File: design/flow/config.mk
export PLATFORM = sky130hd
export DESIGN_NAME = predictor_top
export DESIGN_NICKNAME = predictor_top
export VERILOG_FILES = /design/flow/design.v
export SDC_FILE = /design/flow/constraint.sdc
export NUM_CORES = 4
export LEC_CHECK = 0
export CAP_MARGIN = 0
export CORE_MARGIN = 2
export CORE_UTILIZATION = 72
export PLACE_DENSITY = 0.66
export SETUP_SLACK_MARGIN = 1.21
export SLEW_MARGIN = 20
File: design/flow/constraint.sdc
create_clock -name core_clock -period 4.24 [get_ports {clk}]
set_input_delay 0.8480 -clock core_clock [delete_from_list [all_inputs] [get_ports {clk}]]
set_output_delay 0.8480 -clock core_clock [all_outputs]
set_load 0.01 [all_outputs]
File: design/flow/design.v
module branch_history_register #(parameter M = 4) (
    input logic clk,
    input logic reset,
    input logic branch_outcome,   
    output logic [M-1:0] bhr_out  
);
    always_ff @(posedge clk or posedge reset) begin
        if (reset) 
            bhr_out <= 0;  
        else 
            bhr_out <= {bhr_out[M-2:0], branch_outcome};  
    end
endmodule
module mnk_bit_predictor #(parameter K = 4,
                        parameter N = 2,
                        parameter M = 4
                        ) (
    input logic clk,
    input logic reset,
    input logic [K-1:0] index,
    input logic [M-1:0] bhr_in,
    input logic branch_outcome,        
    output logic prediction            
);
    logic [N-1:0] pht [((1<<K)*(1<<M))-1:0];  
    logic [K + M -1:0] new_index;
    assign new_index = {bhr_in,index};
    assign prediction = pht[new_index][N-1];
    always_ff @(posedge clk , posedge reset) begin
        if (reset) begin
            for (int i = 0; i < (1<<K)*(1<<M); i++)
                pht[i] <= 0;  
        end
        else begin
            if (branch_outcome) begin
                if (~(&pht[new_index]))
                    pht[new_index] <= pht[new_index] + 1;
            end
            else begin
                if (pht[new_index] > 0)
                    pht[new_index] <= pht[new_index] - 1;
            end
        end
    end
endmodule
module predictor_top #(parameter M = 3, parameter K = 4, parameter N = 3) (
    input logic clk,
    input logic reset,
    input logic [K-1:0] index,
    input logic branch_outcome,  
    output logic prediction,      
    output logic success
);
    logic [M-1:0] bhr_out;      
    branch_history_register #(M) bhr_inst (
        .clk(clk),
        .reset(reset),
        .branch_outcome(branch_outcome),
        .bhr_out(bhr_out)
    );
    mnk_bit_predictor #(K, N, M) pht_inst (
        .clk(clk),
        .reset(reset),
        .index(index),
        .bhr_in (bhr_out),
        .branch_outcome(branch_outcome),
        .prediction(prediction)
    );
    always_comb  begin
        if (prediction == branch_outcome)
        begin success = 1; end
        else begin
        success = 0;
        end
    end 
endmodule
File: design/flow/run.sh
#!/bin/bash
# the make line also repeats each setting of config.mk as NAME=value (left out here)
make -C /OpenROAD-flow-scripts/flow DESIGN_CONFIG=/design/flow/config.mk WORK_HOME=/design/flow/orfs CLKGATE_MAP_FILE= finish
==> results of run 1 <==
[what timing repair did]
| item | 4_1_cts |
|---|---|
| cloned | 5 |
| pin swaps | 28 |
| buffers inserted | 24 |
| setup endpoints to repair | 386 |
| hold endpoints to repair | 0 |
| resized | 139 |
[through the flow]
step	utilization, %	hold WS (ps)	setup TNS, ps
after floorplan	-	349	-701220
after global placement	86.4	468	-286200
after detailed placement	86.4	479	-273670
after CTS	95.1	490	-21.0
[per-layer routing]
layer	overflow	global-route usage (%)
met5	0	35.3
met4	46	76.6
met3	4	64.1
met2	61	94.2
met1	1	82.7
==> reports/qor.yml, run 1 <==
detailedPlace.worstSlack_ps: -1010
synth.cellmix.xorXnorShare_pct: 0.135
cts.sink_count: 387
muxShareOfSynthArea_pct: 16.7
yosys_register_bits: 387
netlist_logic_family_top: "multiplexers"
dieHeight_microns: 169
ys_seq_share_pct: 49.6
synth-edff-count: 0
number_of_unique_standard_cell_types_used_by_synthesis: 85
io_buffers: 8
dp.final_hpwl_mm: 59.3
gp_routability_congestion: 1.20
ctsRootBufferMaster: "sky130_fd_sc_hd__clkbuf_16"
globalRouteTotalUtil_pct: 79.7
synth-area-yosys_sq_um: 19500
postSynth.asyncResetShare_pct: 100
cts_hold_repair.buffers: 0
floorplan.core_area_sq_um: 26800
floorplan.io_pins: 9
post-synth-top-area-cell: "sky130_fd_sc_hd__dfrtp_1"
synth_area_sq_um: 19500
ys.flop_type: "sky130_fd_sc_hd__dfrtp_1"
netlist_instances: 1795
synthTopCellsByCount: "sky130_fd_sc_hd__dfrtp_1 (387), sky130_fd_sc_hd__mux2_2 (253), sky130_fd_sc_hd__o21ai_0 (246)"
synth.net_count: 1803
simple_gate_share_pct: 12.6
maximum_clock_path_buffer_count: 3
die-width_microns: 169
stop_stage: "global routing (5_1_grt)"
synth-cells-yosys: 1795
htree_num_levels: 2
chip_area_sq_um: 28400
run_status: "aborted with a tool error"
yosys_warnings: 4
netlist_top_cells_area: "sky130_fd_sc_hd__dfrtp_1 (50%), sky130_fd_sc_hd__mux2_2 (15%), sky130_fd_sc_hd__o21ai_0 (6.3%)"
avgSynthCellArea_sq_um: 10.9
cts_inserted_buffers: 41
rows: 60
core_util_floorplan_pct: 72.8
placed_area_sq_um: 23200
tool.error: "[ERROR GRT-0116] Global routing finished with congestion. Check the congestion regions in the DRC Viewer."
top_cell_area_share_pct: 49.6
yosys.area_share.adder_pct: 0.103
placedCellCount: 2302
ys_sh_aoi_pct: 16.0
residual_overflow_from_global_routing: 112
post-synth-top-count-cell: "sky130_fd_sc_hd__dfrtp_1"
==> inputs of run 2 (changes only) <==
- ABC_AREA: unset -> 1
- CAP_MARGIN: 0 -> 35
- CELL_PAD_IN_SITES_GLOBAL_PLACEMENT: unset -> 3
- CORE_ASPECT_RATIO: unset -> 1.31
- CORE_MARGIN: 2 -> 6
- CORE_UTILIZATION: 72 -> 43
- CTS_CLUSTER_DIAMETER: unset -> 277
- HOLD_SLACK_MARGIN: unset -> 0.05
- MAX_ROUTING_LAYER: unset -> met5
- PLACE_DENSITY: 0.66 -> unset
- PLACE_DENSITY_LB_ADDON: unset -> 0.28
- SETUP_SLACK_MARGIN: 1.21 -> unset
- SLEW_MARGIN: 20 -> 10
- TNS_END_PERCENT: unset -> 80
- clock period: 4.24 -> 8.32 ns (I/O delays scaled with it)
==> reports/qor.yml, run 2 <==
run_status: "aborted with a tool error"
stop_stage: "global placement without I/O (3_1_place_gp_skip_io)"
tool.error: "[ERROR FLW-0024] Place density exceeds 1.0 (current PLACE_DENSITY_LB_ADDON =  0.28). Please check if the value of  PLACE_DENSITY_LB_ADDON is between 0 and 0.99."
number_of_unique_standard_cell_types_used_by_synthesis: 17  # -80%
synthTopCellsByCount: "sky130_fd_sc_hd__nand2_1 (1,497), sky130_fd_sc_hd__nand3_1 (457), sky130_fd_sc_hd__nor2_1 (397)"
dieHeight_microns: 262  # +55%
postSynth.asyncResetShare_pct: 100  # unchanged
rows: 90  # +50%
yosys_register_bits: 387  # unchanged
ys.flop_type: "sky130_fd_sc_hd__dfrtp_1"
netlist_top_cells_area: "sky130_fd_sc_hd__dfrtp_1 (47%), sky130_fd_sc_hd__nand2_1 (27%), sky130_fd_sc_hd__nand3_1 (11%)"
floorplan.core_area_sq_um: 46500  # +74%
chip_area_sq_um: 53000  # +86%
die-width_microns: 202  # +20%
netlist_logic_family_top: "simple AND/OR/NAND/NOR gates"
ys_sh_aoi_pct: 0.122  # -16 points
ys_seq_share_pct: 47.4  # -2.3 points
synth-edff-count: 0  # unchanged
avgSynthCellArea_sq_um: 6.75  # -38%
synth.cellmix.xorXnorShare_pct: 0  # -0.13 points
muxShareOfSynthArea_pct: 0  # -17 points
post-synth-top-area-cell: "sky130_fd_sc_hd__dfrtp_1"
yosys.area_share.adder_pct: 0.0979  # -0.0047 points
synth_area_sq_um: 20400  # +4.8%
core_util_floorplan_pct: 44.0  # -29 points
top_cell_area_share_pct: 47.4  # -2.3 points
simple_gate_share_pct: 46.1  # +34 points
synth-area-yosys_sq_um: 20400  # +4.8%
synth-cells-yosys: 3030  # +69%
yosys_warnings: 4  # unchanged
synth.net_count: 3038  # +68%
netlist_instances: 3030  # +69%
post-synth-top-count-cell: "sky130_fd_sc_hd__nand2_1"
==> inputs of run 3 (changes only) <==
- ABC_AREA: 1 -> unset
- CAP_MARGIN: 35 -> 20
- CELL_PAD_IN_SITES_GLOBAL_PLACEMENT: 3 -> unset
- CORE_ASPECT_RATIO: 1.31 -> unset
- CORE_MARGIN: 6 -> 2
- CORE_UTILIZATION: 43 -> 15
- CTS_CLUSTER_DIAMETER: 277 -> unset
- HOLD_SLACK_MARGIN: 0.05 -> unset
- MAX_ROUTING_LAYER: met5 -> unset
- PLACE_DENSITY: unset -> 0.6
- PLACE_DENSITY_LB_ADDON: 0.28 -> unset
- SLEW_MARGIN: 10 -> 20
- TNS_END_PERCENT: 80 -> unset
- clock period: 8.32 -> 8.95 ns (I/O delays scaled with it)
==> reports/qor.yml, run 3 <==
number_of_unique_standard_cell_types_used_by_synthesis: 85  # +68
combinationalPower_mw: 1.13
timing.critical_path.slowest_cell_delay_ps: 790
openroad.warnings: 30
synth-edff-count: 0  # unchanged
floorplan.io_pins: 9
crit_family: "buffers and inverters"
power_frac_clock_pct: 33.2
setup.worst_path.end: "success"
ys_seq_share_pct: 49.6  # +2.3 points
netlist_top_cells_area: "sky130_fd_sc_hd__dfrtp_1 (50%), sky130_fd_sc_hd__mux2_2 (15%), sky130_fd_sc_hd__o21ai_0 (6.3%)"
cts_inserted_buffers: 44
first_global_vias: 15700
muxShareOfSynthArea_pct: 16.7  # +17 points
layout_utilization_pct: 17.9
leakage_nw: 9.26
netlist_logic_family_top: "multiplexers"
comb_power_share_pct: 20.7
timing.final.crit_share_pct: 90.3
synth-area-yosys_sq_um: 19500  # -4.6%
htree_num_levels: 2
highest_achievable_clock_rate_ghz: 0.124
cts.sink_count: 387
synth.cellmix.xorXnorShare_pct: 0.135  # +0.13 points
io_buffers: 8
critical_path.startpoint_type: "input port"
floorplan.core_area_sq_um: 129000  # +180%
maximum_number_of_pins_on_one_net_before_global_route_repair: 175
die-width_microns: 365  # +80%
antenna_found_initial: 2
min_delay_worst_endpoint: "pht_inst.pht[89][0]"
fillerInstances: 14200
fin_ws_ps: 867
ys.flop_type: "sky130_fd_sc_hd__dfrtp_1"
worst_hold_path_type: "flop to flop"
grt_setup_unrepaired: "false"
crit-reg2reg-capture: "pht_inst.pht[91][1]"
slew_viol_final: 0
post_cts.repair.setup_buffers: 0
core_util_floorplan_pct: 15.1  # -29 points
required_ps: 7160
simple_gate_share_pct: 12.6  # -34 points
post-synth-top-area-cell: "sky130_fd_sc_hd__dfrtp_1"
synth_area_sq_um: 19500  # -4.6%
maximum_vdd_drop_mv: 0.159
synth-cells-yosys: 1795  # -41%
max_cap_violations: 0
netlist_instances: 1795  # -41%
sequentialPower_mw: 2.51
detail_route.wirelength_mm: 84.6
regToRegSetupSlack_ps: 3250
finalHoldViolCount: 0
grt_first_pass_wirelength_mm: 120
residual_overflow_from_global_routing: 0
final.min_clock_period_ps: 8080
pwr-share-seq_pct: 46.1
globalRouteTotalUtil_pct: 12.5
dieHeight_microns: 365  # +39%
synthTopCellsByCount: "sky130_fd_sc_hd__dfrtp_1 (387), sky130_fd_sc_hd__mux2_2 (253), sky130_fd_sc_hd__o21ai_0 (246)"
vias_per_cell: 4.58
ctsRootBufferMaster: "sky130_fd_sc_hd__clkbuf_16"
timing.slew.headroom_pct: 27.3
drt.antenna.violating_nets: 0
timing.critical_path.depth: 11
fin_nets: 1774
critPathArrivalTime_ps: 6290
critical_path.endpoint_type: "output pin"
iteration_count_of_the_initial_detailed_routing_pass: 5
detail_route.drc_violations: 0
timing.critical_path.cells: "buf_2 -> nor4bb_2 -> buf_4 -> a22oi_1 -> o32ai_1 -> nor4_1 -> nand4_1 -> nor4b_2 -> nor2_1 -> xnor2_1 -> clkdlybuf4s50_1"
switching_power_mw: 1.81
clock_power_mw: 1.81
r2r.worst_path.cells: 13
finalSetupViolations: 0
detailedPlace.worstSlack_ps: 1120
critical_path.n_buffers_inverters: 3
yosys.area_share.adder_pct: 0.103  # +0.0047 points
run_status: "timing/DRC/antenna clean"
hold_start: "pht_inst.pht[89][0]"
yosys_warnings: 4  # unchanged
rows: 132  # +47%
slowest_stage: "sky130_fd_sc_hd__buf_2"
power_leader: "sequential cells"
post_cts.resized_instances: 0
postSynth.asyncResetShare_pct: 100  # unchanged
ys_sh_aoi_pct: 16.0  # +16 points
cts_tree: "yes"
p_int_mw: 3.63
worst_slew_pin_slew_ps: 1090
critPathKind: "input port to output pin"
critical_path.reg2reg.startpoint: "bhr_inst.bhr_out[0]"
synth.net_count: 1803  # -41%
placedCellCount: 3462
tns_ps: 0
netSwitchingFraction_pct: 33.3
maximum_clock_path_buffer_count: 3
timing.critical_path.fanout_max: 39
chip_area_sq_um: 133000  # +150%
post-synth-top-count-cell: "sky130_fd_sc_hd__dfrtp_1"
comb_area_sq_um: 8960
avgSynthCellArea_sq_um: 10.9  # +61%
worst_setup_path_startpoint: "index[1]"
drt_iter0_drc: 2412
via_total_after_detailed_routing: 16200
avgRoutedWirePerCell_microns: 23.9
top_cell_area_share_pct: 49.6  # +2.3 points
finClkSkew_ps: 49.3
hold_path_depth: 1
power-per-cell-area_nw_per_um2: 235
clock.latency.late_pin_ps: 620
dp.final_hpwl_mm: 57.4
yosys_register_bits: 387  # unchanged
gp_routability_congestion: 1.02
fin_cells: 3541
clk_transition_reported_paths_ps: 60
syn2layout_area_growth_pct: 18.8
final-seq-area_sq_um: 9690
cts_hold_repair.buffers: 0
run 3: per-stage QoR:
stage               hold WS, ps  power (mW)  area (sq um)
floorplan                   349        3.08         19500
global placement            471        3.61         21700
detailed placement          471        3.63         21800
CTS                         491        5.44         23200
global route                523        5.63         23200
finish                      493        5.45         23200
run 3: routing by layer:
| layer | track usage, % | vias to the layer above | part of all wire [%] |
|---|---|---|---|
| li1 | - | 6573 | - |
| met1 | 15.9 | 8364 | 40 |
| met2 | 19.5 | 1010 | 44 |
| met3 | 2.67 | 267 | 9.4 |
| met4 | 6.96 | 2 | 6.2 |
| met5 | 0 | - | 0.021 |
run 3: cell type report:
| cell class | count | area share [%] |
|---|---|---|
| flip-flops and latches | 387 | 41.8 |
| multi-input cells | 1212 | 38.7 |
| well taps | 1742 | 9.41 |
| clock buffers | 66 | 5.50 |
| repair buffers | 106 | 3.75 |
| clock inverters | 12 | 0.583 |
| inverters | 15 | 0.259 |
| diodes | 1 | 0.0108 |
==> inputs of run 4 (changes only) <==
- ABC_AREA: unset -> 1
- CAP_MARGIN: 20 -> 35
- CELL_PAD_IN_SITES_GLOBAL_PLACEMENT: unset -> 3
- CORE_ASPECT_RATIO: unset -> 1.31
- CORE_MARGIN: 2 -> 6
- CORE_UTILIZATION: 15 -> 43
- CTS_CLUSTER_DIAMETER: unset -> 277
- MAX_ROUTING_LAYER: unset -> met4
- PLACE_DENSITY: 0.6 -> unset
- PLACE_DENSITY_LB_ADDON: unset -> 0.22
- SLEW_MARGIN: 20 -> 10
- TNS_END_PERCENT: unset -> 80
- clock period: 8.95 -> 8.32 ns (I/O delays scaled with it)
==> reports/qor.yml, run 4 <==
run_status: "aborted with a tool error"
stop_stage: "global placement without I/O (3_1_place_gp_skip_io)"
tool.error: "[ERROR FLW-0024] Place density exceeds 1.0 (current PLACE_DENSITY_LB_ADDON =  0.22). Please check if the value of  PLACE_DENSITY_LB_ADDON is between 0 and 0.99."
synth.cellmix.xorXnorShare_pct: 0  # -0.13 points
top_cell_area_share_pct: 47.4  # -2.3 points
muxShareOfSynthArea_pct: 0  # -17 points
rows: 90  # -32%
post-synth-top-area-cell: "sky130_fd_sc_hd__dfrtp_1"
yosys_warnings: 4  # unchanged
die-width_microns: 202  # -44%
core_util_floorplan_pct: 44.0  # +29 points
yosys_register_bits: 387  # unchanged
ys.flop_type: "sky130_fd_sc_hd__dfrtp_1"
ys_sh_aoi_pct: 0.122  # -16 points
netlist_top_cells_area: "sky130_fd_sc_hd__dfrtp_1 (47%), sky130_fd_sc_hd__nand2_1 (27%), sky130_fd_sc_hd__nand3_1 (11%)"
synth-area-yosys_sq_um: 20400  # +4.8%
simple_gate_share_pct: 46.1  # +34 points
dieHeight_microns: 262  # -28%
synth_area_sq_um: 20400  # +4.8%
floorplan.core_area_sq_um: 46500  # -64%
postSynth.asyncResetShare_pct: 100  # unchanged
number_of_unique_standard_cell_types_used_by_synthesis: 17  # -80%
synthTopCellsByCount: "sky130_fd_sc_hd__nand2_1 (1,497), sky130_fd_sc_hd__nand3_1 (457), sky130_fd_sc_hd__nor2_1 (397)"
netlist_logic_family_top: "simple AND/OR/NAND/NOR gates"
chip_area_sq_um: 53000  # -60%
synth-cells-yosys: 3030  # +69%
synth-edff-count: 0  # unchanged
ys_seq_share_pct: 47.4  # -2.3 points
synth.net_count: 3038  # +68%
netlist_instances: 3030  # +69%
yosys.area_share.adder_pct: 0.0979  # -0.0047 points
avgSynthCellArea_sq_um: 6.75  # -38%
post-synth-top-count-cell: "sky130_fd_sc_hd__nand2_1"
==> inputs of run 5 (changes only) <==
- ABC_AREA: 1 -> unset
- CAP_MARGIN: 35 -> 20
- CELL_PAD_IN_SITES_DETAIL_PLACEMENT: unset -> 0
- CORE_ASPECT_RATIO: 1.31 -> unset
- CORE_MARGIN: 6 -> 2
- CORE_UTILIZATION: 43 -> 72
- CTS_CLUSTER_DIAMETER: 277 -> unset
- MIN_ROUTING_LAYER: unset -> met2
- PLACE_DENSITY_LB_ADDON: 0.22 -> 0.2
- SLEW_MARGIN: 10 -> 0
- TNS_END_PERCENT: 80 -> unset
- clock period: 8.32 -> 8.51 ns (I/O delays scaled with it)
==> reports/qor.yml, run 5 <==
simple_gate_share_pct: 12.6  # -34 points
yosys.area_share.adder_pct: 0.103  # +0.0047 points
core_util_floorplan_pct: 72.8  # +29 points
top_cell_area_share_pct: 49.6  # +2.3 points
dieHeight_microns: 169  # -36%
synth.cellmix.xorXnorShare_pct: 0.135  # +0.13 points
chip_area_sq_um: 28400  # -46%
tool.error: "[ERROR FLW-0024] Place density exceeds 1.0 (current PLACE_DENSITY_LB_ADDON =  0.2). Please check if the value of  PLACE_DENSITY_LB_ADDON is between 0 and 0.99."
muxShareOfSynthArea_pct: 16.7  # +17 points
synth-cells-yosys: 1795  # -41%
netlist_top_cells_area: "sky130_fd_sc_hd__dfrtp_1 (50%), sky130_fd_sc_hd__mux2_2 (15%), sky130_fd_sc_hd__o21ai_0 (6.3%)"
synthTopCellsByCount: "sky130_fd_sc_hd__dfrtp_1 (387), sky130_fd_sc_hd__mux2_2 (253), sky130_fd_sc_hd__o21ai_0 (246)"
synth-edff-count: 0  # unchanged
yosys_warnings: 4  # unchanged
avgSynthCellArea_sq_um: 10.9  # +61%
stop_stage: "global placement without I/O (3_1_place_gp_skip_io)"
postSynth.asyncResetShare_pct: 100  # unchanged
ys.flop_type: "sky130_fd_sc_hd__dfrtp_1"
netlist_instances: 1795  # -41%
die-width_microns: 169  # -17%
number_of_unique_standard_cell_types_used_by_synthesis: 85  # +68
post-synth-top-area-cell: "sky130_fd_sc_hd__dfrtp_1"
synth.net_count: 1803  # -41%
floorplan.core_area_sq_um: 26800  # -42%
synth-area-yosys_sq_um: 19500  # -4.6%
post-synth-top-count-cell: "sky130_fd_sc_hd__dfrtp_1"
run_status: "aborted with a tool error"
yosys_register_bits: 387  # unchanged
ys_sh_aoi_pct: 16.0  # +16 points
ys_seq_share_pct: 49.6  # +2.3 points
rows: 60  # -33%
synth_area_sq_um: 19500  # -4.6%
netlist_logic_family_top: "multiplexers"
==> inputs of run 6 (changes only) <==
- CELL_PAD_IN_SITES_DETAIL_PLACEMENT: 0 -> unset
- CELL_PAD_IN_SITES_GLOBAL_PLACEMENT: 3 -> unset
- CORE_UTILIZATION: 72 -> 66
- MAX_ROUTING_LAYER: met4 -> unset
- MIN_ROUTING_LAYER: met2 -> unset
- PLACE_DENSITY_LB_ADDON: 0.2 -> unset
- SETUP_SLACK_MARGIN: unset -> 1.0
- SLEW_MARGIN: 0 -> 20
- clock period: 8.51 -> 3.38 ns (I/O delays scaled with it)
==> reports/qor.yml, run 6 <==
run_status: "aborted with a tool error"
stop_stage: "global routing (5_1_grt)"
tool.error: "[ERROR GRT-0232] Routing congestion too high. Check the congestion heatmap in the GUI."
cts.sink_count: 387
globalRouteTotalUtil_pct: 78.3
muxShareOfSynthArea_pct: 16.7  # unchanged
cts_inserted_buffers: 40
floorplan.io_pins: 9
simple_gate_share_pct: 12.6  # unchanged
synth-area-yosys_sq_um: 19500  # unchanged
synth.cellmix.xorXnorShare_pct: 0.135  # unchanged
top_cell_area_share_pct: 49.6  # unchanged
floorplan.core_area_sq_um: 28900  # +8.0%
ctsRootBufferMaster: "sky130_fd_sc_hd__clkbuf_16"
dp.final_hpwl_mm: 61.9
post-synth-top-area-cell: "sky130_fd_sc_hd__dfrtp_1"
avgSynthCellArea_sq_um: 10.9  # unchanged
netlist_top_cells_area: "sky130_fd_sc_hd__dfrtp_1 (50%), sky130_fd_sc_hd__mux2_2 (15%), sky130_fd_sc_hd__o21ai_0 (6.3%)"
synth-edff-count: 0  # unchanged
detailedPlace.worstSlack_ps: -1660
synth-cells-yosys: 1795  # unchanged
yosys.area_share.adder_pct: 0.103  # unchanged
io_buffers: 8
maximum_clock_path_buffer_count: 3
synth.net_count: 1803  # unchanged
placedCellCount: 2415
core_util_floorplan_pct: 67.4  # -5.4 points
chip_area_sq_um: 31000  # +8.9%
postSynth.asyncResetShare_pct: 100  # unchanged
yosys_warnings: 4  # unchanged
number_of_unique_standard_cell_types_used_by_synthesis: 85  # unchanged
gp_routability_congestion: 1.14
netlist_instances: 1795  # unchanged
netlist_logic_family_top: "multiplexers"
rows: 62  # +3.3%
htree_num_levels: 2
synthTopCellsByCount: "sky130_fd_sc_hd__dfrtp_1 (387), sky130_fd_sc_hd__mux2_2 (253), sky130_fd_sc_hd__o21ai_0 (246)"
yosys_register_bits: 387  # unchanged
die-width_microns: 176  # +4.3%
post-synth-top-count-cell: "sky130_fd_sc_hd__dfrtp_1"
residual_overflow_from_global_routing: 87
ys.flop_type: "sky130_fd_sc_hd__dfrtp_1"
ys_seq_share_pct: 49.6  # unchanged
dieHeight_microns: 176  # +4.3%
synth_area_sq_um: 19500  # unchanged
ys_sh_aoi_pct: 16.0  # unchanged
==> run 6: per-layer routing <==
metal | GRT usage (%) | overflow
met5 | 26.4 | 0
met4 | 76.0 | 45
met3 | 62.4 | 2
met2 | 92.8 | 40
met1 | 81.9 | 0
==> run 6: metrics by stage <==
| step | hold WS (ps) | power, mW | instance area [sq um] |
|---|---|---|---|
| after floorplan | 349 | 9.07 | 20900 |
| after global placement | 473 | 10.4 | 23800 |
| after detailed placement | 476 | 10.6 | 23800 |
| after CTS | 492 | 15.5 | 25600 |
==> run 6: repair_timing <==
item,in CTS
gates resized,74
pin swaps,7
setup buffers,19
setup endpoints to repair,386
cloned,1
hold buffers,0
==> inputs of run 7 (changes only) <==
- CORE_UTILIZATION: 66 -> 63
- PLACE_DENSITY: unset -> 0.6
- SETUP_SLACK_MARGIN: 1.0 -> unset
- clock period: 3.38 -> 7.54 ns (I/O delays scaled with it)
==> reports/qor.yml, run 7 <==
critPathKind: "input port to output pin"
globalRouteTotalUtil_pct: 49.0
comb_area_sq_um: 8950
finClkSkew_ps: 30.1
synth.cellmix.xorXnorShare_pct: 0.135  # unchanged
yosys_register_bits: 387  # unchanged
ctsRootBufferMaster: "sky130_fd_sc_hd__clkbuf_16"
floorplan.io_pins: 9  # unchanged
vias_per_cell: 7.65
cts_inserted_buffers: 42  # +5.0%
regToRegSetupSlack_ps: 1450
ys_sh_aoi_pct: 16.0  # unchanged
crit-reg2reg-capture: "pht_inst.pht[97][1]"
synth-cells-yosys: 1795  # unchanged
slew_viol_final: 0
drt.antenna.violating_nets: 0
ys_seq_share_pct: 49.6  # unchanged
switching_power_mw: 2.05
first_global_vias: 16600
comb_power_share_pct: 20.9
simple_gate_share_pct: 12.6  # unchanged
number_of_unique_standard_cell_types_used_by_synthesis: 85  # unchanged
critical_path.reg2reg.startpoint: "bhr_inst.bhr_out[1]"
detail_route.drc_violations: 0
yosys_warnings: 4  # unchanged
io_buffers: 8  # unchanged
die-width_microns: 180  # +2.3%
grt_setup_unrepaired: "false"
power-per-cell-area_nw_per_um2: 294
tns_ps: 0
post_cts.resized_instances: 0  # -100%
max_cap_violations: 0
placed_area_sq_um: 20100  # -16%
critical_path.endpoint_type: "output pin"
clock_power_mw: 2.04
cts_hold_repair.buffers: 0  # unchanged
avgRoutedWirePerCell_microns: 36.3
timing.final.crit_share_pct: 96.5
worst_hold_path_type: "flop to flop"
run_status: "timing/DRC/antenna clean"
top_cell_area_share_pct: 49.6  # unchanged
crit_path_frequent_cell: "sky130_fd_sc_hd__buf_4"
finalSetupViolations: 0
fillerInstances: 2239
iteration_count_of_the_initial_detailed_routing_pass: 9
synth-edff-count: 0  # unchanged
synth.net_count: 1803  # unchanged
post-synth-top-area-cell: "sky130_fd_sc_hd__dfrtp_1"
required_ps: 6030
final_area_sq_um: 21400
min_delay_worst_endpoint: "pht_inst.pht[98][1]"
netSwitchingFraction_pct: 32.5
hold_path_depth: 1
cts.sink_count: 387  # unchanged
synth_area_sq_um: 19500  # unchanged
yosys.area_share.adder_pct: 0.103  # unchanged
htree_num_levels: 2  # unchanged
placedCellCount: 2114  # -12%
netlist_instances: 1795  # unchanged
clk_transition_reported_paths_ps: 60
critical_path.startpoint_type: "input port"
cts_tree: "yes"
post-synth-top-count-cell: "sky130_fd_sc_hd__dfrtp_1"
r2r.worst_path.cells: 11
openroad.warnings: 40
gp_routability_congestion: 1.08  # -5.2%
leakage_nw: 9.24
clock.latency.late_pin_ps: 550
setup.worst_path.end: "success"
rows: 64  # +3.2%
timing.critical_path.cells: "buf_2 -> buf_4 -> nor4bb_2 -> a22oi_1 -> o32ai_1 -> nor4_1 -> nand4_1 -> nor4b_2 -> nor2_1 -> xnor2_1 -> buf_4 -> clkdlybuf4s50_1"
antenna_found_initial: 2
chip_area_sq_um: 32400  # +4.7%
maximum_vdd_drop_mv: 0.390
dp.final_hpwl_mm: 52.6  # -15%
syn2layout_area_growth_pct: 9.86
dieHeight_microns: 180  # +2.3%
pwr-share-seq_pct: 46.7
combinationalPower_mw: 1.32
worst_slew_pin_slew_ps: 1190
maximum_clock_path_buffer_count: 3  # unchanged
critPathArrivalTime_ps: 5770
p_int_mw: 4.25
timing.critical_path.slowest_cell_delay_ps: 710
sequentialPower_mw: 2.94
slowest_stage: "sky130_fd_sc_hd__buf_2"
avgSynthCellArea_sq_um: 10.9  # unchanged
final.min_clock_period_ps: 7280
power_mw: 6.30
drt_iter0_drc: 2735
finalHoldViolCount: 0
timing.slew.headroom_pct: 20.6
muxShareOfSynthArea_pct: 16.7  # unchanged
final-seq-area_sq_um: 9690
synthTopCellsByCount: "sky130_fd_sc_hd__dfrtp_1 (387), sky130_fd_sc_hd__mux2_2 (253), sky130_fd_sc_hd__o21ai_0 (246)"
post_cts.repair.setup_buffers: 0  # -19
crit_family: "buffers and inverters"
floorplan.core_area_sq_um: 30500  # +5.4%
fin_nets: 1771
via_total_after_detailed_routing: 16700
timing.critical_path.fanout_max: 31
ys.flop_type: "sky130_fd_sc_hd__dfrtp_1"
grt_first_pass_wirelength_mm: 115
timing.critical_path.depth: 12
power_frac_clock_pct: 32.4
netlist_logic_family_top: "multiplexers"
synth-area-yosys_sq_um: 19500  # unchanged
postSynth.asyncResetShare_pct: 100  # unchanged
worst_setup_path_startpoint: "index[1]"
critical_path.n_buffers_inverters: 4
maximum_number_of_pins_on_one_net_before_global_route_repair: 184
highest_achievable_clock_rate_ghz: 0.137
detail_route.wirelength_mm: 79.3
core_util_floorplan_pct: 63.9  # -3.5 points
power_leader: "sequential cells"
fin_cells: 2186
hold_start: "pht_inst.pht[98][1]"
netlist_top_cells_area: "sky130_fd_sc_hd__dfrtp_1 (50%), sky130_fd_sc_hd__mux2_2 (15%), sky130_fd_sc_hd__o21ai_0 (6.3%)"
residual_overflow_from_global_routing: 0
## run 7: cell type report
class	count	share of cell area [%]
flip-flops and latches	387	45.2
clock buffers	59	5.63
clock inverters	10	0.572
diodes	2	0.0234
multi-input cells	1212	41.7
inverters	15	0.280
well taps	396	2.31
repair buffers	105	4.25
## run 7: routing by layer
layer	track usage [%]	share of wire, %	vias up
met5	0	0.018	-
met4	32.7	8.4	2
met2	69.2	41	1536
met3	17.1	14	438
met1	64.1	36	8188
li1	-	-	6548
## run 7: through the flow
stage | hold WS [ps] | worst slack [ps] | util [%]
after global placement | 462 | 514 | 65.8
after detailed placement | 477 | 570 | 65.8
final | 492 | 260 | 70.3
after floorplan | 349 | 828 | -
after global routing | 512 | 286 | 70.2
after CTS | 490 | 553 | 70.1
==> inputs of run 8 (changes only) <==
- CORE_UTILIZATION: 63 -> 40
- clock period: 7.54 -> 6.0 ns (I/O delays scaled with it)
==> reports/qor.yml, run 8 <==
maximum_vdd_drop_mv: 0.230  # -41%
post-synth-top-count-cell: "sky130_fd_sc_hd__dfrtp_1"
regToRegSetupSlack_ps: 1080  # -370 ps
netlist_top_cells_area: "sky130_fd_sc_hd__dfrtp_1 (50%), sky130_fd_sc_hd__mux2_2 (15%), sky130_fd_sc_hd__o21ai_0 (6.3%)"
switching_power_mw: 2.75  # +34%
max_cap_violations: 0  # unchanged
yosys.area_share.adder_pct: 0.103  # unchanged
clk_transition_reported_paths_ps: 60  # about the same
power-per-cell-area_nw_per_um2: 370  # +26%
postSynth.asyncResetShare_pct: 100  # unchanged
ys_sh_aoi_pct: 16.0  # unchanged
timing.critical_path.slowest_cell_delay_ps: 680  # -30 ps
holdWs_ps: 488  # -4.08 ps
slowest_stage: "sky130_fd_sc_hd__nor2_1"
detail_route.wirelength_mm: 87.3  # +10%
synth-cells-yosys: 1795  # unchanged
ys_seq_share_pct: 49.6  # unchanged
fillerInstances: 4350  # +94%
io_buffers: 8  # unchanged
power_leader: "sequential cells"
clock_power_mw: 3.01  # +48%
crit-reg2reg-capture: "pht_inst.pht[10][0]"
finalHoldViolCount: 0  # unchanged
post-synth-top-area-cell: "sky130_fd_sc_hd__dfrtp_1"
syn2layout_area_growth_pct: 18.4
run_status: "timing/DRC/antenna clean"
gp_routability_congestion: 1.03  # -5.0%
critical_path.reg2reg.startpoint: "bhr_inst.bhr_out[1]"
timing.critical_path.fanout_max: 10  # -68%
drt.antenna.violating_nets: 0  # unchanged
antenna_found_initial: 3  # +1
yosys_register_bits: 387  # unchanged
hold_path_depth: 1  # unchanged
core_util_floorplan_pct: 40.7  # -23 points
critPathArrivalTime_ps: 4620  # -1150 ps
netlist_instances: 1795  # unchanged
netSwitchingFraction_pct: 32.2  # -0.31 points
synth-area-yosys_sq_um: 19500  # unchanged
critical_path.endpoint_type: "output pin"
layout_utilization_pct: 48.2  # -22 points
clock.latency.late_pin_ps: 590  # +40 ps
fin_nets: 1872  # +5.7%
cts_hold_repair.buffers: 0  # unchanged
cts_tree: "yes"
final-seq-area_sq_um: 9690  # about the same
r2r.worst_path.cells: 15  # +4
iteration_count_of_the_initial_detailed_routing_pass: 5  # -4
finalSetupViolations: 0  # unchanged
timing.critical_path.depth: 12  # unchanged
openroad.warnings: 33  # -18%
min_delay_worst_endpoint: "pht_inst.pht[98][1]"
drt_iter0_drc: 2393  # -13%
globalRouteTotalUtil_pct: 34.8  # -14 points
worst_slew_pin_slew_ps: 1010  # -172 ps
fin_ws_ps: 175  # -84.9 ps
p_int_mw: 5.79  # +36%
timing.slew.headroom_pct: 32.2  # +12 points
leakage_nw: 10.0  # +8.6%
maximum_clock_path_buffer_count: 3  # unchanged
floorplan.core_area_sq_um: 47900  # +57%
residual_overflow_from_global_routing: 0  # unchanged
comb_power_share_pct: 21.4  # +0.5 points
crit_path_frequent_cell: "sky130_fd_sc_hd__nor2_1"
worst_hold_path_type: "flop to flop"
simple_gate_share_pct: 12.6  # unchanged
synth.net_count: 1803  # unchanged
top_cell_area_share_pct: 49.6  # unchanged
cts_inserted_buffers: 45  # +7.1%
grt_first_pass_wirelength_mm: 124  # +7.3%
floorplan.io_pins: 9  # unchanged
netlist_logic_family_top: "multiplexers"
worst_setup_path_startpoint: "index[1]"
synth_area_sq_um: 19500  # unchanged
chip_area_sq_um: 50600  # +56%
slew_viol_final: 0  # unchanged
setup.worst_path.end: "success"
highest_achievable_clock_rate_ghz: 0.172
sequentialPower_mw: 3.71  # +26%
dp.final_hpwl_mm: 60.8  # +15%
synth-edff-count: 0  # unchanged
number_of_unique_standard_cell_types_used_by_synthesis: 85  # unchanged
hold_start: "pht_inst.pht[98][1]"
comb_area_sq_um: 8970  # +0.25%
first_global_vias: 16200  # -2.0%
power_mw: 8.55  # +36%
ctsRootBufferMaster: "sky130_fd_sc_hd__clkbuf_16"
power_frac_clock_pct: 35.2  # +2.8 points
avgRoutedWirePerCell_microns: 34.7  # -4.4%
timing.final.crit_share_pct: 97.1  # +0.53 points
vias_per_cell: 6.56  # -14%
required_ps: 4800  # -1230 ps
ys.flop_type: "sky130_fd_sc_hd__dfrtp_1"
synth.cellmix.xorXnorShare_pct: 0.135  # unchanged
avgSynthCellArea_sq_um: 10.9  # unchanged
synthTopCellsByCount: "sky130_fd_sc_hd__dfrtp_1 (387), sky130_fd_sc_hd__mux2_2 (253), sky130_fd_sc_hd__o21ai_0 (246)"
detailedPlace.worstSlack_ps: -13.6  # -583 ps
dieHeight_microns: 225  # +25%
critPathKind: "input port to output pin"
via_total_after_detailed_routing: 16500  # -1.2%
htree_num_levels: 2  # unchanged
detail_route.drc_violations: 0  # unchanged
cts.sink_count: 387  # unchanged
pwr-share-seq_pct: 43.4  # -3.3 points
grt_setup_unrepaired: "false"
critical_path.n_buffers_inverters: 4  # unchanged
combinationalPower_mw: 1.83  # +39%
maximum_number_of_pins_on_one_net_before_global_route_repair: 134  # -27%
finClkSkew_ps: 25.0  # -5.07 ps
timing.critical_path.cells: "buf_2 -> buf_12 -> nor2_1 -> or3_1 -> o2111ai_1 -> or4_1 -> or2_0 -> buf_4 -> nor2_1 -> nor2_1 -> xnor2_1 -> clkdlybuf4s50_1"
yosys_warnings: 4  # unchanged
muxShareOfSynthArea_pct: 16.7  # unchanged
crit_family: "simple AND/OR/NAND/NOR gates"
final.min_clock_period_ps: 5820
die-width_microns: 225  # +25%
critical_path.startpoint_type: "input port"
rows: 80  # +25%
==> run 8: area by class of cell <==
cell class | instances | share of cell area [%]
clock inverters | 23 | 1.38
repair buffers | 203 | 8.61
well taps | 615 | 3.33
flip-flops and latches | 387 | 42.0
clock buffers | 60 | 5.60
inverters | 15 | 0.260
diodes | 2 | 0.0217
multi-input cells | 1212 | 38.8
==> run 8: per-layer routing <==
| layer | wire length, microns | part of all wire, % | vias up | global-route usage [%] |
|---|---|---|---|---|
| li1 | - | - | 6766 | - |
| met1 | 36100 | 41 | 8536 | 47.9 |
| met2 | 38100 | 44 | 983 | 52.3 |
| met3 | 8450 | 9.7 | 233 | 7.96 |
| met4 | 4590 | 5.3 | 0 | 15.6 |
| met5 | 0 | 0 | - | 0 |
==> run 8: timing repair <==
| item | in CTS | in global routing |
|---|---|---|
| endpoints found under the setup margin | 1 | 1 |
| pin swaps | 0 | 0 |
| gates resized | 2 | 5 |
| cloned | 0 | 0 |
| buffers inserted | 0 | 0 |
==> run 8: metrics by stage <==
step / area (sq um) / instances / TNS [ps]
after global placement: 21400 / 2431 / -64.8
final: 23100 / 2517 / 0
after global routing: 23100 / 2515 / 0
after CTS: 23100 / 2515 / 0
after detailed placement: 21500 / 2432 / -13.6
after floorplan: 19500 / 1795 / -156320
==> inputs of run 9 (changes only) <==
- CAP_MARGIN: 20 -> 0
- CORE_UTILIZATION: 40 -> 72
- CTS_CLUSTER_DIAMETER: unset -> 69
- PLACE_DENSITY: 0.6 -> 0.35
- SETUP_SLACK_MARGIN: unset -> 1.24
- clock period: 6.0 -> 4.24 ns (I/O delays scaled with it)
==> reports/qor.yml, run 9 <==
avgSynthCellArea_sq_um: 10.9  # unchanged
gp_routability_congestion: 1.20  # +16%
globalRouteTotalUtil_pct: 78.9
synth-cells-yosys: 1795  # unchanged
synthTopCellsByCount: "sky130_fd_sc_hd__dfrtp_1 (387), sky130_fd_sc_hd__mux2_2 (253), sky130_fd_sc_hd__o21ai_0 (246)"
residual_overflow_from_global_routing: 113
maximum_clock_path_buffer_count: 3  # unchanged
top_cell_area_share_pct: 49.6  # unchanged
synth-area-yosys_sq_um: 19500  # unchanged
synth.cellmix.xorXnorShare_pct: 0.135  # unchanged
muxShareOfSynthArea_pct: 16.7  # unchanged
dp.final_hpwl_mm: 59.3  # -2.5%
post-synth-top-count-cell: "sky130_fd_sc_hd__dfrtp_1"
tool.error: "[ERROR GRT-0116] Global routing finished with congestion. Check the congestion regions in the DRC Viewer."
die-width_microns: 169  # -25%
netlist_instances: 1795  # unchanged
placed_area_sq_um: 23200  # +8.0%
yosys.area_share.adder_pct: 0.103  # unchanged
htree_num_levels: 2  # unchanged
postSynth.asyncResetShare_pct: 100  # unchanged
simple_gate_share_pct: 12.6  # unchanged
run_status: "aborted with a tool error"
netlist_logic_family_top: "multiplexers"
cts.sink_count: 387  # unchanged
ctsRootBufferMaster: "sky130_fd_sc_hd__clkbuf_16"
yosys_register_bits: 387  # unchanged
number_of_unique_standard_cell_types_used_by_synthesis: 85  # unchanged
ys_seq_share_pct: 49.6  # unchanged
ys.flop_type: "sky130_fd_sc_hd__dfrtp_1"
cts_inserted_buffers: 41  # -8.9%
chip_area_sq_um: 28400  # -44%
synth.net_count: 1803  # unchanged
post-synth-top-area-cell: "sky130_fd_sc_hd__dfrtp_1"
synth-edff-count: 0  # unchanged
ys_sh_aoi_pct: 16.0  # unchanged
floorplan.core_area_sq_um: 26800  # -44%
synth_area_sq_um: 19500  # unchanged
floorplan.io_pins: 9  # unchanged
dieHeight_microns: 169  # -25%
yosys_warnings: 4  # unchanged
io_buffers: 8  # unchanged
core_util_floorplan_pct: 72.8  # +32 points
stop_stage: "global routing (5_1_grt)"
rows: 60  # -25%
netlist_top_cells_area: "sky130_fd_sc_hd__dfrtp_1 (50%), sky130_fd_sc_hd__mux2_2 (15%), sky130_fd_sc_hd__o21ai_0 (6.3%)"
[run 9: what timing repair did]
action,4_1_cts
cloned,4
setup endpoints to repair,386
pin swaps,15
resized,101
hold buffers,0
setup buffers,33
[run 9: metrics by stage]
stage	std cells	TNS [ps]	setup WS [ps]	power [mW]
2_1_floorplan	1795	-701220	-1810	7.24
3_3_place_gp	2302	-286200	-1040	8.13
4_1_cts	2415	-169	-97.5	12.4
3_5_place_dp	2302	-273670	-1010	8.31
[run 9: metal layers]
metal | track usage (%) | GRT overflow
met2 | 92.7 | 59
met1 | 81.8 | 2
met5 | 32.5 | 1
met3 | 65.2 | 3
met4 | 75.1 | 48
==> inputs of run 10 (changes only) <==
- CAP_MARGIN: 0 -> 20
- CORE_ASPECT_RATIO: unset -> 0.72
- CORE_MARGIN: 2 -> 7
- CORE_UTILIZATION: 72 -> 44
- CTS_CLUSTER_DIAMETER: 69 -> unset
- CTS_CLUSTER_SIZE: unset -> 22
- GPL_ROUTABILITY_DRIVEN: unset -> 1
- MAX_ROUTING_LAYER: unset -> met5
- MIN_ROUTING_LAYER: unset -> met1
- PLACE_DENSITY: 0.35 -> 0.58
- SETUP_SLACK_MARGIN: 1.24 -> 0.46
- TNS_END_PERCENT: unset -> 85
- clock period: 4.24 -> 3.94 ns (I/O delays scaled with it)
==> reports/qor.yml, run 10 <==
netlist_logic_family_top: "multiplexers"
yosys_warnings: 4  # unchanged
clk_transition_reported_paths_ps: 60
r2r.worst_path.cells: 18
critPathArrivalTime_ps: 4700
drt_iter0_drc: 2380
p_int_mw: 9.09
maximum_vdd_drop_mv: 0.455
slew_viol_final: 0
fin_cells: 2678
htree_num_levels: 2  # unchanged
drt.antenna.violating_nets: 0
synthTopCellsByCount: "sky130_fd_sc_hd__dfrtp_1 (387), sky130_fd_sc_hd__mux2_2 (253), sky130_fd_sc_hd__o21ai_0 (246)"
ys_sh_aoi_pct: 16.0  # unchanged
combinationalPower_mw: 3.80
grt_setup_unrepaired: "true"
route.antenna.diode_count: 0
netlist_top_cells_area: "sky130_fd_sc_hd__dfrtp_1 (50%), sky130_fd_sc_hd__mux2_2 (15%), sky130_fd_sc_hd__o21ai_0 (6.3%)"
via_total_after_detailed_routing: 17600
first_global_vias: 17000
timing.final.crit_share_pct: 108
run_status: "failed layout checks"
rows: 65  # +8.3%
required_ps: 4380
slowest_stage: "sky130_fd_sc_hd__fa_4"
top_cell_area_share_pct: 49.6  # unchanged
regToRegSetupSlack_ps: -320
tns_ps: -61100
power_mw: 13.5
number_of_unique_standard_cell_types_used_by_synthesis: 85  # unchanged
finClkSkew_ps: 38.0
worst_slew_pin_slew_ps: 805
clock.latency.late_pin_ps: 580
openroad.warnings: 31
antenna_found_initial: 5
critical_path.reg2reg.startpoint: "bhr_inst.bhr_out[1]"
synth-cells-yosys: 1795  # unchanged
detail_route.wirelength_mm: 95.6
postSynth.asyncResetShare_pct: 100  # unchanged
final_area_sq_um: 26200
cts_hold_repair.buffers: 0  # unchanged
avgRoutedWirePerCell_microns: 35.7
yosys_register_bits: 387  # unchanged
vias_per_cell: 6.58
timing.critical_path.fanout_max: 31
netSwitchingFraction_pct: 32.8
detail_route.drc_violations: 0
floorplan.io_pins: 9  # unchanged
worst_setup_path_startpoint: "bhr_inst.bhr_out[1]"
worst_hold_path_type: "flop to flop"
iteration_count_of_the_initial_detailed_routing_pass: 7
residual_overflow_from_global_routing: 0
finalSetupViolations: 360
timing.slew.headroom_pct: 45.7
switching_power_mw: 4.43
maximum_clock_path_buffer_count: 3  # unchanged
simple_gate_share_pct: 12.6  # unchanged
hold_start: "pht_inst.pht[64][0]"
critical_path.n_buffers_inverters: 8
synth-area-yosys_sq_um: 19500  # unchanged
min_delay_worst_endpoint: "pht_inst.pht[64][0]"
crit_path_frequent_cell: "sky130_fd_sc_hd__buf_12"
critPathKind: "flop to flop"
highest_achievable_clock_rate_ghz: 0.234
synth-edff-count: 0  # unchanged
finalHoldViolCount: 0
leakage_nw: 11.6
ctsRootBufferMaster: "sky130_fd_sc_hd__clkbuf_16"
timing.critical_path.cells: "buf_12 -> buf_6 -> buf_12 -> mux2_2 -> a22oi_1 -> buf_4 -> a211oi_1 -> a211oi_2 -> nand4_1 -> nor4_2 -> buf_4 -> nor2_2 -> fa_4 -> xor2_4 -> buf_12 -> buf_12 -> buf_12 -> mux2_4"
gp_routability_congestion: 1.08  # -10%
critical_path.startpoint_type: "flop"
pwr-share-seq_pct: 42.1
cts_tree: "yes"
ys_seq_share_pct: 49.6  # unchanged
io_buffers: 8  # unchanged
crit_family: "buffers and inverters"
die-width_microns: 262  # +55%
power-per-cell-area_nw_per_um2: 516
cts.sink_count: 387  # unchanged
yosys.area_share.adder_pct: 0.103  # unchanged
synth_area_sq_um: 19500  # unchanged
power_frac_clock_pct: 29.8
placed_area_sq_um: 23800  # +2.9%
failed_layout_checks: "negative setup slack"
post-synth-top-count-cell: "sky130_fd_sc_hd__dfrtp_1"
timing.critical_path.slowest_cell_delay_ps: 520
syn2layout_area_growth_pct: 34.3
ys.flop_type: "sky130_fd_sc_hd__dfrtp_1"
sequentialPower_mw: 5.70
crit-reg2reg-capture: "pht_inst.pht[14][2]"
muxShareOfSynthArea_pct: 16.7  # unchanged
synth.cellmix.xorXnorShare_pct: 0.135  # unchanged
critical_path.endpoint_type: "flop"
dieHeight_microns: 193  # +14%
synth.net_count: 1803  # unchanged
cts_inserted_buffers: 42  # +2.4%
avgSynthCellArea_sq_um: 10.9  # unchanged
maximum_number_of_pins_on_one_net_before_global_route_repair: 102
netlist_instances: 1795  # unchanged
grt_first_pass_wirelength_mm: 134
dp.final_hpwl_mm: 69.0  # +16%
hold_path_depth: 2
globalRouteTotalUtil_pct: 37.7
post-synth-top-area-cell: "sky130_fd_sc_hd__dfrtp_1"
comb_power_share_pct: 28.1
floorplan.core_area_sq_um: 43800  # +63%
placedCellCount: 2578  # +12%
fin_ws_ps: -325
fin_nets: 2087
power_leader: "sequential cells"
clock_power_mw: 4.03
max_cap_violations: 0
timing.critical_path.depth: 18
setup.worst_path.end: "pht_inst.pht[14][2]"
final.min_clock_period_ps: 4260
chip_area_sq_um: 50500  # +78%
core_util_floorplan_pct: 44.6  # -28 points
## run 10: cell type report
cell class / count / area, sq um
timing repair buffer: 421 / 4040
tap: 569 / 712
fill: 3661 / 17500
multi-input combinational: 1212 / 10300
clock inverter: 12 / 128
clock buffer: 62 / 1250
inverter: 15 / 60.1
sequential: 387 / 9690
## run 10: through the flow
step                utilization [%]  setup slack, ps  hold WS [ps]
global placement               54.5            -1640           466
detailed placement             54.5            -1560           471
global route                   59.9             -355           515
CTS                            59.1             -272           487
floorplan                         -            -2050           349
finish                         59.9             -325           495
## run 10: what timing repair did
item                       4_1_cts  5_1_grt
cloned                           3        1
setup endpoints to repair      386      386
resized                        113       89
buffers inserted                19        3
pin swaps                       15       18
## run 10: metal layers
metal | wire length, microns | vias up | GRT usage, %
met3 | 10600 | 205 | 10.9
met1 | 42400 | 9121 | 55.2
met4 | 3430 | 6 | 12.6
met5 | 41 | - | 0
li1 | - | 7197 | -
met2 | 39200 | 1079 | 53.0
==> inputs of run 11 (changes only) <==
- CAP_MARGIN: 20 -> 15
- CORE_ASPECT_RATIO: 0.72 -> unset
- CORE_MARGIN: 7 -> 2
- CORE_UTILIZATION: 44 -> 72
- CTS_CLUSTER_SIZE: 22 -> 25
- GPL_ROUTABILITY_DRIVEN: 1 -> unset
- MIN_ROUTING_LAYER: met1 -> unset
- PLACE_DENSITY: 0.58 -> unset
- SETUP_SLACK_MARGIN: 0.46 -> 0.35
- SLEW_MARGIN: 20 -> 10
- TNS_END_PERCENT: 85 -> 80
- clock period: 3.94 -> 6.04 ns (I/O delays scaled with it)
==> reports/qor.yml, run 11 <==
run_status: "timing/DRC/antenna clean"
combinationalPower_mw: 1.74  # -54%
yosys_register_bits: 387  # unchanged
netlist_instances: 1795  # unchanged
cts_tree: "yes"
power-per-cell-area_nw_per_um2: 363  # -30%
placed_area_sq_um: 20300  # -15%
holdWs_ps: 500  # +5.19 ps
critPathArrivalTime_ps: 6220  # +1520 ps
netlist_logic_family_top: "multiplexers"
timing.slew.headroom_pct: 21.6  # -24 points
drt.antenna.violating_nets: 0  # unchanged
maximum_clock_path_buffer_count: 3  # unchanged
worst_slew_pin_slew_ps: 1180  # +370 ps
finalHoldViolCount: 0  # unchanged
synth.net_count: 1803  # unchanged
vias_per_cell: 8.20  # +25%
timing.critical_path.slowest_cell_delay_ps: 660  # +140 ps
ys_sh_aoi_pct: 16.0  # unchanged
detail_route.wirelength_mm: 80.8  # -15%
comb_power_share_pct: 21.9  # -6.2 points
ctsRootBufferMaster: "sky130_fd_sc_hd__clkbuf_16"
synth_area_sq_um: 19500  # unchanged
residual_overflow_from_global_routing: 0  # unchanged
worst_hold_path_type: "flop to flop"
synth.cellmix.xorXnorShare_pct: 0.135  # unchanged
fin_nets: 1811  # -13%
fin_ws_ps: 240  # +565 ps
yosys.area_share.adder_pct: 0.103  # unchanged
detail_route.drc_violations: 0  # unchanged
grt_setup_unrepaired: "false"
clock.latency.late_pin_ps: 560  # -20 ps
maximum_vdd_drop_mv: 0.364  # -20%
cts.sink_count: 387  # unchanged
synth-edff-count: 0  # unchanged
dp.final_hpwl_mm: 53.0  # -23%
final_area_sq_um: 21800  # -17%
timing.final.crit_share_pct: 96.0  # -12 points
dieHeight_microns: 169  # -12%
slew_viol_final: 0  # unchanged
clock_power_mw: 2.49  # -38%
syn2layout_area_growth_pct: 11.9
grt_first_pass_wirelength_mm: 117  # -13%
crit_path_frequent_cell: "sky130_fd_sc_hd__buf_4"
gp_routability_congestion: 1.15  # +6.8%
critical_path.n_buffers_inverters: 6  # -2
p_int_mw: 5.31  # -42%
critical_path.reg2reg.startpoint: "bhr_inst.bhr_out[1]"
hold_path_depth: 2  # unchanged
iteration_count_of_the_initial_detailed_routing_pass: 17  # +10
max_cap_violations: 0  # unchanged
netSwitchingFraction_pct: 33.0  # +0.27 points
hold_start: "pht_inst.pht[37][0]"
die-width_microns: 169  # -36%
muxShareOfSynthArea_pct: 16.7  # unchanged
drt_iter0_drc: 3761  # +58%
core_util_floorplan_pct: 72.8  # +28 points
postSynth.asyncResetShare_pct: 100  # unchanged
highest_achievable_clock_rate_ghz: 0.172  # -26%
number_of_unique_standard_cell_types_used_by_synthesis: 85  # unchanged
power_frac_clock_pct: 31.4  # +1.6 points
antenna_found_initial: 6  # +1
top_cell_area_share_pct: 49.6  # unchanged
ys_seq_share_pct: 49.6  # unchanged
switching_power_mw: 2.62  # -41%
synth-area-yosys_sq_um: 19500  # unchanged
via_total_after_detailed_routing: 17800  # +1.2%
netlist_top_cells_area: "sky130_fd_sc_hd__dfrtp_1 (50%), sky130_fd_sc_hd__mux2_2 (15%), sky130_fd_sc_hd__o21ai_0 (6.3%)"
cts_hold_repair.buffers: 0  # unchanged
critical_path.endpoint_type: "flop"
power_leader: "sequential cells"
chip_area_sq_um: 28400  # -44%
timing.critical_path.cells: "buf_4 -> buf_4 -> nor2b_1 -> buf_4 -> a22oi_1 -> nor3_1 -> nor4_1 -> buf_4 -> nand4_1 -> nor4_2 -> buf_4 -> or4_1 -> buf_4 -> o211ai_4 -> nor2_1 -> mux2_2"
post-synth-top-count-cell: "sky130_fd_sc_hd__dfrtp_1"
yosys_warnings: 4  # unchanged
openroad.warnings: 41  # +32%
avgRoutedWirePerCell_microns: 37.2  # +4.3%
globalRouteTotalUtil_pct: 57.5  # +20 points
post-synth-top-area-cell: "sky130_fd_sc_hd__dfrtp_1"
ys.flop_type: "sky130_fd_sc_hd__dfrtp_1"
crit_family: "simple AND/OR/NAND/NOR gates"
synthTopCellsByCount: "sky130_fd_sc_hd__dfrtp_1 (387), sky130_fd_sc_hd__mux2_2 (253), sky130_fd_sc_hd__o21ai_0 (246)"
timing.critical_path.fanout_max: 23  # -26%
timing.critical_path.depth: 16  # -2
final.min_clock_period_ps: 5800  # +1540 ps
slowest_stage: "sky130_fd_sc_hd__nor4_1"
min_delay_worst_endpoint: "pht_inst.pht[37][0]"
critPathKind: "flop to flop"
clk_transition_reported_paths_ps: 60  # about the same
regToRegSetupSlack_ps: 240  # +560 ps
floorplan.core_area_sq_um: 26800  # -39%
htree_num_levels: 2  # unchanged
synth-cells-yosys: 1795  # unchanged
r2r.worst_path.cells: 16  # -2
pwr-share-seq_pct: 46.7  # +4.6 points
rows: 60  # -7.7%
io_buffers: 8  # unchanged
maximum_number_of_pins_on_one_net_before_global_route_repair: 153  # +50%
leakage_nw: 9.52  # -18%
avgSynthCellArea_sq_um: 10.9  # unchanged
floorplan.io_pins: 9  # unchanged
first_global_vias: 17600  # +3.1%
setup.worst_path.end: "pht_inst.pht[60][2]"
detailedPlace.worstSlack_ps: -69.6  # +1490 ps
worst_setup_path_startpoint: "bhr_inst.bhr_out[1]"
finalSetupViolations: 0  # -100%
simple_gate_share_pct: 12.6  # unchanged
crit-reg2reg-capture: "pht_inst.pht[60][2]"
finClkSkew_ps: 40.2  # +2.20 ps
critical_path.startpoint_type: "flop"
cts_inserted_buffers: 40  # -4.8%
sequentialPower_mw: 3.70  # -35%
required_ps: 6460  # +2080 ps
-- run 11: cell type report --
type	instances	area (sq um)
clock buffer	55	1140
sequential	387	9690
tap	341	427
fill	1495	4970
antenna	3	7.51
clock inverter	12	143
timing repair buffer	147	1290
inverter	15	60.1
multi-input combinational	1212	9070
-- run 11: routing by layer --
metal  routed length (microns)  track usage [%]  vias to the layer above
li1                          -                -                     6617
met1                     26500             70.7                     8536
met2                     31800             78.1                     1964
met3                     14300             29.2                      694
met4                      8050             40.9                        4
met5                        79             1.74                        -
-- run 11: timing repair --
item / CTS / global route
hold endpoints to repair: 0 / 0
gates resized: 19 / 26
setup endpoints to repair: 2 / 1
pin swaps: 0 / 5
buffers inserted: 0 / 0
-- run 11: per-stage QoR --
stage          cells  utilization (%)  total power [mW]  TNS [ps]
6_report        2172             81.5              7.92         0
4_1_cts         2168             80.9              7.73         0
5_1_grt         2169             81.4              8.07         0
2_1_floorplan   1795                -              4.56   -143940
3_3_place_gp    2101             75.9              5.20         0
3_5_place_dp    2101             75.9              5.29      -110
==> inputs of run 12 (changes only) <==
- CAP_MARGIN: 15 -> 35
- CORE_UTILIZATION: 72 -> 66
- CTS_CLUSTER_SIZE: 25 -> unset
- PLACE_DENSITY_LB_ADDON: unset -> 0.12
- SETUP_SLACK_MARGIN: 0.35 -> unset
- SLEW_MARGIN: 10 -> 20
==> reports/qor.yml, run 12 <==
timing.slew.headroom_pct: 26.9  # +5.3 points
finalHoldViolCount: 0  # unchanged
critPathArrivalTime_ps: 4850  # -1370 ps
first_global_vias: 17500  # -0.51%
cts_inserted_buffers: 40  # unchanged
iteration_count_of_the_initial_detailed_routing_pass: 8  # -9
chip_area_sq_um: 31000  # +8.9%
netlist_top_cells_area: "sky130_fd_sc_hd__dfrtp_1 (50%), sky130_fd_sc_hd__mux2_2 (15%), sky130_fd_sc_hd__o21ai_0 (6.3%)"
pwr-share-seq_pct: 46.1  # -0.6 points
netlist_logic_family_top: "multiplexers"
critPathKind: "flop to output pin"
floorplan.core_area_sq_um: 28900  # +8.0%
drt-met1-wl_mm: 28.1  # +5.7%
critical_path.endpoint_type: "output pin"
finalSetupViolations: 1  # +1
hold_start: "pht_inst.pht[105][0]"
comb_power_share_pct: 22.1  # +0.2 points
failed_layout_checks: "negative setup slack"
netSwitchingFraction_pct: 32.8  # -0.20 points
worst_hold_path_type: "flop to flop"
tns_ps: -15.1  # -15.1 ps
synth_area_sq_um: 19500  # unchanged
required_ps: 4830  # -1630 ps
synth-area-yosys_sq_um: 19500  # unchanged
vias_per_cell: 7.87  # -4.1%
met2_wirelength_mm: 33.7  # +5.8%
ys.flop_type: "sky130_fd_sc_hd__dfrtp_1"
post-synth-top-area-cell: "sky130_fd_sc_hd__dfrtp_1"
synth-edff-count: 0  # unchanged
ys_seq_share_pct: 49.6  # unchanged
maxUsedRoutingLayer: "met5"
clock_power_mw: 2.53  # +2%
power-per-cell-area_nw_per_um2: 362  # -0.33%
power_frac_clock_pct: 31.8  # +0.4 points
rows: 62  # +3.3%
clk_transition_reported_paths_ps: 60  # about the same
max_cap_violations: 0  # unchanged
residual_overflow_from_global_routing: 0  # unchanged
timing.critical_path.cells: "buf_12 -> and3b_1 -> a22oi_1 -> o22ai_1 -> nor4_1 -> nand4_1 -> nor4b_2 -> buf_4 -> nor2_1 -> xnor2_1 -> clkdlybuf4s50_1"
wl_met3_mm: 13.4  # -6.5%
worst_setup_path_startpoint: "bhr_inst.bhr_out[2]"
worst_slew_pin_slew_ps: 1100  # -79.2 ps
timing.critical_path.fanout_max: 16  # -30%
slew_viol_final: 0  # unchanged
maximum_vdd_drop_mv: 0.335  # -8.0%
grt_setup_unrepaired: "false"
timing.critical_path.depth: 11  # -5
fin_nets: 1823  # +0.66%
p_int_mw: 5.35  # +0.74%
openroad.warnings: 36  # -12%
muxShareOfSynthArea_pct: 16.7  # unchanged
r2r.worst_path.cells: 13  # -3
critical_path.n_buffers_inverters: 3  # -3
ys_sh_aoi_pct: 16.0  # unchanged
antenna_found_initial: 4  # -2
crit-reg2reg-capture: "pht_inst.pht[75][2]"
final_area_sq_um: 22000  # +0.78%
dieHeight_microns: 176  # +4.3%
floorplan.io_pins: 9  # unchanged
drt_iter0_drc: 3272  # -13%
simple_gate_share_pct: 12.6  # unchanged
fin_ws_ps: -15.1  # -255 ps
detail_route.drc_violations: 0  # unchanged
yosys.area_share.adder_pct: 0.103  # unchanged
core_util_floorplan_pct: 67.4  # -5.4 points
netlist_instances: 1795  # unchanged
setup.worst_path.end: "success"
avgSynthCellArea_sq_um: 10.9  # unchanged
detailedPlace.worstSlack_ps: -112  # -42.9 ps
postSynth.asyncResetShare_pct: 100  # unchanged
crit_family: "simple AND/OR/NAND/NOR gates"
final-seq-area_sq_um: 9690  # about the same
maximum_number_of_pins_on_one_net_before_global_route_repair: 129  # -16%
clock.latency.late_pin_ps: 550  # about the same
avgRoutedWirePerCell_microns: 37.0  # -0.51%
fillerInstances: 1810  # +21%
finClkSkew_ps: 17.2  # -23.0 ps
highest_achievable_clock_rate_ghz: 0.165  # -4.2%
switching_power_mw: 2.61  # -0.16%
synthTopCellsByCount: "sky130_fd_sc_hd__dfrtp_1 (387), sky130_fd_sc_hd__mux2_2 (253), sky130_fd_sc_hd__o21ai_0 (246)"
cts.sink_count: 387  # unchanged
htree_num_levels: 2  # unchanged
grt_first_pass_wirelength_mm: 119  # +1.8%
run_status: "failed layout checks"
cts_tree: "yes"
maximum_clock_path_buffer_count: 3  # unchanged
io_buffers: 8  # unchanged
detail_route.wirelength_mm: 82.5  # +2.1%
die-width_microns: 176  # +4.3%
top_cell_area_share_pct: 49.6  # unchanged
placed_area_sq_um: 20600  # +1.3%
ctsRootBufferMaster: "sky130_fd_sc_hd__clkbuf_16"
sequentialPower_mw: 3.67  # about the same
globalRouteTotalUtil_pct: 53.9  # -3.6 points
yosys_register_bits: 387  # unchanged
yosys_warnings: 4  # unchanged
timing.critical_path.slowest_cell_delay_ps: 930  # +270 ps
dp.final_hpwl_mm: 55.1  # +3.8%
via_total_after_detailed_routing: 17500  # -1.6%
power_leader: "sequential cells"
comb_area_sq_um: 8970  # -1.2%
syn2layout_area_growth_pct: 12.8
min_delay_worst_endpoint: "pht_inst.pht[105][0]"
combinationalPower_mw: 1.76  # about the same
synth-cells-yosys: 1795  # unchanged
gp_routability_congestion: 1.09  # -5.1%
post-synth-top-count-cell: "sky130_fd_sc_hd__dfrtp_1"
timing.final.crit_share_pct: 100  # +4.2 points
synth.net_count: 1803  # unchanged
synth.cellmix.xorXnorShare_pct: 0.135  # unchanged
number_of_unique_standard_cell_types_used_by_synthesis: 85  # unchanged
critical_path.startpoint_type: "flop"
drt.antenna.violating_nets: 0  # unchanged
final.min_clock_period_ps: 6060  # +255 ps
leakage_nw: 9.58  # +0.65%
slowest_stage: "sky130_fd_sc_hd__dfrtp_1"
regToRegSetupSlack_ps: 660  # +420 ps
hold_path_depth: 1  # -1
holdWs_ps: 491  # -8.84 ps
critical_path.reg2reg.startpoint: "bhr_inst.bhr_out[2]"
[run 12: metrics by stage]
step | instances | utilization (%) | total power, mW
floorplan | 1795 | - | 4.56
global placement | 2154 | 71.2 | 5.24
detailed placement | 2155 | 71.2 | 5.32
CTS | 2226 | 75.8 | 7.83
global route | 2228 | 76.0 | 8.13
finish | 2229 | 76.0 | 7.96
[run 12: final cells by class]
cell class                 count  area share [%]
clock buffer                  56            5.37
multi-input combinational   1212            40.8
inverter                      15           0.273
antenna                        1          0.0114
timing repair buffer         159            6.71
tap                          384            2.18
sequential                   387            44.0
clock inverter                15           0.660
[run 12: layer usage]
metal,global-route usage (%),vias to the layer above
li1,-,6655
met1,69.3,8543
met2,76.2,1807
met3,20.7,529
met4,35.5,4
met5,0,-
[run 12: repair_timing]
item                                    CTS  global route
hold buffers                              0             0
setup buffers                             0             0
gates resized                             3             6
endpoints found under the setup margin    1             2
pin swaps                                 0             1
Power is estimated from default activity; no workload was simulated.
